## gift_shop_part1
module gift_shop_part1(
    input clk, 
    input rst,
    input [31:0] data_in,   
    input valid_in,         
    output ready,       
    output reg finished,
    output reg [63:0] result
);
For scale: ~18,000 cells after synthesis, about 2,300 flip-flops, ~100 I/O pins, ~0.19 sq mm of cells after synthesis.
make LEC_CHECK=0 CAP_MARGIN=15 CORE_ASPECT_RATIO=1.25 CORE_MARGIN=2 CORE_UTILIZATION=40 CTS_CLUSTER_SIZE=12 GPL_ROUTABILITY_DRIVEN=0 GPL_TIMING_DRIVEN=1 MAX_ROUTING_LAYER=met4 SLEW_MARGIN=25 finish   # period 7.43 ns
run.sh (not shown) runs the stock make flow with config.mk's settings and CLKGATE_MAP_FILE=.
The starting point finished but failed the layout checks on setup timing.
Edit:
- CAP_MARGIN: 15 -> 20
- CORE_ASPECT_RATIO: 1.25 -> default
- CORE_UTILIZATION: 40 -> 66
- CTS_CLUSTER_SIZE: 12 -> 35
- GPL_ROUTABILITY_DRIVEN: 0 -> default
- GPL_TIMING_DRIVEN: 1 -> default
- PLACE_DENSITY: default -> 0.6
- SLEW_MARGIN: 25 -> 20
- TNS_END_PERCENT: default -> 5
- clock period: 7.43 -> 7.86 ns (I/O delays scaled with it)
Effect: The changed run completed, yet does not pass: setup timing. Die area goes down by 39%. Power goes down by 13%. Area after synthesis is unchanged. Hold slack is worse by 15 ps. Wire length goes up by 0.89%. Worst setup slack is better by 370 ps. Cell count goes down by about 10%. Critical path depth stays the same. First-iteration DRC count goes up by 55%. Core utilization goes up by 28 points.

========
Setup of exp/violet:
Starting RTL as in the previous note.
// gift_shop_part1
module gift_shop_part1(
    input clk, 
    input rst,
    input [31:0] data_in,   
    input valid_in,         
    output ready,       
    output reg finished,
    output reg [63:0] result
);
    localparam LENGTH = 34; 
    localparam HEX_LENGTH = 40;
    reg [1:0] word_cnt;
    reg [79:0] range_buffer;
    reg range_ready;
    wire [HEX_LENGTH-1:0] range_start_in;
    wire [HEX_LENGTH-1:0] range_end_in;
    assign range_start_in = range_buffer[79:40];
    assign range_end_in = range_buffer[39:0];
    assign ready = !rst;  
    reg stage1_valid;
    reg [HEX_LENGTH-1:0] stage1_range_start;
    reg [HEX_LENGTH-1:0] stage1_range_end;
    reg [31:0] stage1_start_len;
    reg [31:0] stage1_end_len;
    reg stage2_valid;
    reg [HEX_LENGTH-1:0] stage2_range_start;
    reg [HEX_LENGTH-1:0] stage2_range_end;
    reg [31:0] stage2_start_len;
    reg stage3_valid;
    reg [39:0] stage3_high_nibbles_start, stage3_high_nibbles_end;
    reg [39:0] stage3_low_nibbles_start,  stage3_low_nibbles_end;
    reg [31:0] stage3_half_len;
    reg stage4_valid;
    reg [31:0] stage4_half_len;
    reg [319:0] stage4_t_fstart, stage4_t_fend;
    reg [319:0] stage4_t_sstart, stage4_t_send;
    reg stage5_valid;
    reg [31:0] stage5_half_len;
    reg [159:0] stage5_L1_fstart, stage5_L1_fend;
    reg [159:0] stage5_L1_sstart, stage5_L1_send;
    reg stage6_valid;
    reg [31:0] stage6_half_len;
    reg [31:0] stage6_f_start, stage6_f_end;
    reg [31:0] stage6_s_start, stage6_s_end;
    reg stage7_valid;
    reg stage7_range_valid;
    reg [31:0] stage7_half_start;
    reg [31:0] stage7_half_end;
    reg [31:0] stage7_half_len;
    wire [31:0] stage2_half_len_wire;
    reg stage8_valid;
    reg stage8_range_valid;
    reg [31:0] stage8_mul_const;
    reg [31:0] stage8_sum_const;
    reg [31:0] stage8_addition;
    reg [31:0] stage8_half_len;
    wire [31:0] stage7_sub_const;
    reg stage10_valid, stage10_range_valid;
    reg [63:0] stage10_prod_mid;    
    reg [31:0] stage10_addition_q; 
    reg [31:0] stage10_half_len_q;
    reg stage9_valid, stage9_range_valid;
    reg [63:0] stage9_prod_partial;
    reg [31:0] stage9_addition_q;
    reg [31:0] stage9_half_len_q;
    reg [63:0] stage12_factor;
    reg  stage11_valid;
    reg stage11_range_valid;
    reg [63:0] stage11_immediate_sum;
  ...
==> flow/config.mk <==
export PLATFORM = sky130hd
export DESIGN_NAME = gift_shop_part1
export DESIGN_NICKNAME = gift_shop_part1
export VERILOG_FILES = /design/flow/design.v
export SDC_FILE = /design/flow/constraint.sdc
export NUM_CORES = 4
export LEC_CHECK = 0
export CAP_MARGIN = 5
export CORE_MARGIN = 2
export CORE_UTILIZATION = 71
export CTS_CLUSTER_SIZE = 24
export PLACE_DENSITY = 0.6
export SETUP_SLACK_MARGIN = -0.61
export SLEW_MARGIN = 20
==> flow/constraint.sdc <==
create_clock -name core_clock -period 6.2 [get_ports {clk}]
set_input_delay 1.2400 -clock core_clock [delete_from_list [all_inputs] [get_ports {clk}]]
set_output_delay 1.2400 -clock core_clock [all_outputs]
set_load 0.01 [all_outputs]
Ran to the end and failed final checks on setup timing: exp/violet.
Here is what was changed in the inputs of exp/amber compared with exp/violet.
diff --git a/flow/config.mk b/flow/config.mk
--- a/flow/config.mk
+++ b/flow/config.mk
@@ -7,8 +7,7 @@
 export LEC_CHECK = 0
-export CAP_MARGIN = 5
+export CAP_MARGIN = 20
 export CORE_MARGIN = 2
-export CORE_UTILIZATION = 71
-export CTS_CLUSTER_SIZE = 24
+export CORE_UTILIZATION = 57
+export CTS_CLUSTER_SIZE = 35
 export PLACE_DENSITY = 0.6
-export SETUP_SLACK_MARGIN = -0.61
 export SLEW_MARGIN = 20
==> flow/constraint.sdc <==
create_clock -name core_clock -period 7.86 [get_ports {clk}]
set_input_delay 1.5720 -clock core_clock [delete_from_list [all_inputs] [get_ports {clk}]]
set_output_delay 1.5720 -clock core_clock [all_outputs]
set_load 0.01 [all_outputs]
Layout checks on exp/amber: not met. Flow itself completed; violations: setup timing. Clock latency on the worst-skew pair was higher in exp/violet than in exp/amber. Diff exp/violet -> exp/amber | number of placement rows | increase of 11%. Against exp/violet, post-layout total power in exp/amber fell by more than 10%. Cmp exp/amber vs exp/violet: sequential share of layout area lower in exp/amber. As far as average size of a mapped cell goes, exp/violet and exp/amber are indistinguishable; the numbers are identical.
Input changes introduced in exp/maple (baseline for comparison: exp/amber):
diff --git a/flow/config.mk b/flow/config.mk
--- a/flow/config.mk
+++ b/flow/config.mk
@@ -9,4 +9,3 @@
 export CORE_MARGIN = 2
-export CORE_UTILIZATION = 57
-export CTS_CLUSTER_SIZE = 35
+export CORE_UTILIZATION = 34
 export PLACE_DENSITY = 0.6
==> flow/constraint.sdc <==
create_clock -name core_clock -period 12.1 [get_ports {clk}]
set_input_delay 2.4200 -clock core_clock [delete_from_list [all_inputs] [get_ports {clk}]]
set_output_delay 2.4200 -clock core_clock [all_outputs]
set_load 0.01 [all_outputs]
==> comparison <==
Going from exp/amber to exp/maple, the met2 wire length was found to have gone down by about 8%.
exp/maple finished every step from synthesis to the final layout, and the layout passed the timing, DRC and antenna checks.
Compared with exp/amber, exp/maple shows average wire per cell in the routed design lower by 2.8 µm.
Re data required time of the worst path: exp/amber was lower than exp/maple.
Non-clock buffer total of the final layout of exp/maple falls short of that of exp/amber by more than half.
exp/maple against exp/amber: layout buffering overhead excluding clock cells fell by 3.4 points; flop-to-flop setup slack now larger; sequential share of layout area moved up; timing-limited maximum frequency went down 16 MHz.
Per the comparison of exp/maple with exp/amber, count of clock buffers in the final design saw a decrease, summed area of non-filler cells in the final layout now smaller.
Power and IR drop assume default switching activity.
